try-indigo:
==> flow/design.v (excerpt) <==
module pe_tile_new_unq1 (
clk,
config_addr,
config_data,
out_BUS16_S0_T0,
in_BUS16_S0_T0,
out_BUS16_S0_T1,
in_BUS16_S0_T1,
out_BUS16_S0_T2,
in_BUS16_S0_T2,
out_BUS16_S0_T3,
in_BUS16_S0_T3,
out_BUS16_S0_T4,
in_BUS16_S0_T4,
out_BUS16_S1_T0,
in_BUS16_S1_T0,
out_BUS16_S1_T1,
in_BUS16_S1_T1,
out_BUS16_S1_T2,
in_BUS16_S1_T2,
out_BUS16_S1_T3,
in_BUS16_S1_T3,
out_BUS16_S1_T4,
in_BUS16_S1_T4,
out_BUS16_S2_T0,
in_BUS16_S2_T0,
out_BUS16_S2_T1,
in_BUS16_S2_T1,
out_BUS16_S2_T2,
in_BUS16_S2_T2,
out_BUS16_S2_T3,
in_BUS16_S2_T3,
out_BUS16_S2_T4,
in_BUS16_S2_T4,
out_BUS16_S3_T0,
in_BUS16_S3_T0,
out_BUS16_S3_T1,
in_BUS16_S3_T1,
out_BUS16_S3_T2,
in_BUS16_S3_T2,
out_BUS16_S3_T3,
in_BUS16_S3_T3,
out_BUS16_S3_T4,
in_BUS16_S3_T4,
out_BUS1_S0_T0,
in_BUS1_S0_T0,
out_BUS1_S0_T1,
in_BUS1_S0_T1,
out_BUS1_S0_T2,
in_BUS1_S0_T2,
out_BUS1_S0_T3,
in_BUS1_S0_T3,
out_BUS1_S0_T4,
in_BUS1_S0_T4,
out_BUS1_S1_T0,
in_BUS1_S1_T0,
out_BUS1_S1_T1,
in_BUS1_S1_T1,
out_BUS1_S1_T2,
in_BUS1_S1_T2,
out_BUS1_S1_T3,
in_BUS1_S1_T3,
out_BUS1_S1_T4,
in_BUS1_S1_T4,
out_BUS1_S2_T0,
in_BUS1_S2_T0,
out_BUS1_S2_T1,
in_BUS1_S2_T1,
out_BUS1_S2_T2,
in_BUS1_S2_T2,
out_BUS1_S2_T3,
in_BUS1_S2_T3,
out_BUS1_S2_T4,
in_BUS1_S2_T4,
out_BUS1_S3_T0,
in_BUS1_S3_T0,
out_BUS1_S3_T1,
in_BUS1_S3_T1,
out_BUS1_S3_T2,
in_BUS1_S3_T2,
out_BUS1_S3_T3,
in_BUS1_S3_T3,
out_BUS1_S3_T4,
in_BUS1_S3_T4,
reset,
tile_id
);
make LEC_CHECK=0 ABC_AREA=0 CAP_MARGIN=20 CELL_PAD_IN_SITES_GLOBAL_PLACEMENT=1 CORE_MARGIN=2 CORE_UTILIZATION=64 CTS_CLUSTER_SIZE=43 GPL_ROUTABILITY_DRIVEN=1 HOLD_SLACK_MARGIN=0.08 MAX_ROUTING_LAYER=met5 MIN_ROUTING_LAYER=met1 SETUP_SLACK_MARGIN=4.3 SLEW_MARGIN=20 TNS_END_PERCENT=90 finish   # period 19.0 ns
run.sh (not shown) runs the stock make flow with config.mk's settings and CLKGATE_MAP_FILE=.
Stage in which a tool error killed try-indigo: global placement.
The inputs of try-lagoon differ from those of try-indigo as listed below.
Settings: CORE_UTILIZATION: 64 -> 50; SETUP_SLACK_MARGIN: 4.3 -> 2.8; HOLD_SLACK_MARGIN: 0.08 -> 0.29; TNS_END_PERCENT: 90 -> unset; PLACE_DENSITY: unset -> 0.43; the clock period (ns, I/O delays scaled along): 19.0 -> 10.6.
Findings:
- What the final checks of try-lagoon revealed, after a flow that finished every stage, was a layout that fails on setup timing.
- From try-indigo to try-lagoon, synthesized-area fraction occupied by and/or/nand/nor cells did not move at all.
- Row count: try-lagoon higher than try-indigo
- try-lagoon and try-indigo ended up with nearly the same number of distinct library cells after synthesis.
- Adder-cell area share of the yosys netlist came out exactly the same in try-lagoon and try-indigo.
- Die size: try-lagoon exceeds try-indigo
- Compared with try-indigo, in try-lagoon synthesized netlist cell count comparable; total core area went up by about 30%; y dimension of the die went up by about 13%.
Input changes introduced in try-yarrow (baseline for comparison: try-lagoon):
Settings: ABC_AREA removed (was 0); MAX_ROUTING_LAYER removed (was met5); CORE_UTILIZATION changed from 50 to 57; PLACE_DENSITY removed (was 0.43); GPL_ROUTABILITY_DRIVEN removed (was 1); CELL_PAD_IN_SITES_GLOBAL_PLACEMENT removed (was 1); CTS_CLUSTER_DIAMETER newly set to 366; HOLD_SLACK_MARGIN removed (was 0.29); MIN_ROUTING_LAYER removed (was met1); SETUP_SLACK_MARGIN removed (was 2.8); CTS_CLUSTER_SIZE changed from 43 to 99.
### Flow results
Side by side, row count turned out lower in try-yarrow than in try-lagoon. Pre-placement core utilization ended up 7.3 points higher on try-yarrow than on try-lagoon. The flow ended early for try-yarrow: it failed with a tool error in global routing. try-lagoon finished all stages; however, its layout fails the closing checks, the failures being setup timing. Delta (try-yarrow minus try-lagoon): final weighted congestion in routability-driven placement lower, vertical die dimension saw a decrease. When the final numbers for try-yarrow and try-lagoon were put side by side, the post-CTS repair timing setup buffer count turned out to be smaller in try-yarrow.


pe_tile_new_unq1 again, from the RTL that the note above started with.
clock: 25.8 ns
lec_check: 0
cap_margin: 10
core_margin: 2
core_utilization: 27
max_routing_layer: met4
place_density_lb_addon: 0.23
setup_slack_margin: 2.66
slew_margin: 20
tns_end_percent: 20
The baseline finished clean.
Edit:
- CAP_MARGIN: 10 -> 20
- CORE_UTILIZATION: 27 -> 57
- MAX_ROUTING_LAYER: met4 -> unset
- PLACE_DENSITY_LB_ADDON: 0.23 -> unset
- SETUP_SLACK_MARGIN: 2.66 -> unset
- TNS_END_PERCENT: 20 -> unset
- clock period: 25.8 -> 10.6 ns (I/O delays scaled with it)
The changed run did not get past 5_1_grt with GRT-0232.
Synthesized area stays the same.
Die area decreases by 52%.
Synthesized cell count stays the same.
Edit:
- CORE_UTILIZATION: 57 -> 31
- clock period: 10.6 -> 24.9 ns (I/O delays scaled with it)
What happened:
- The new run produced a clean layout
- die area increases by 83%
- area after synthesis is unchanged
- synthesized cell count is unchanged
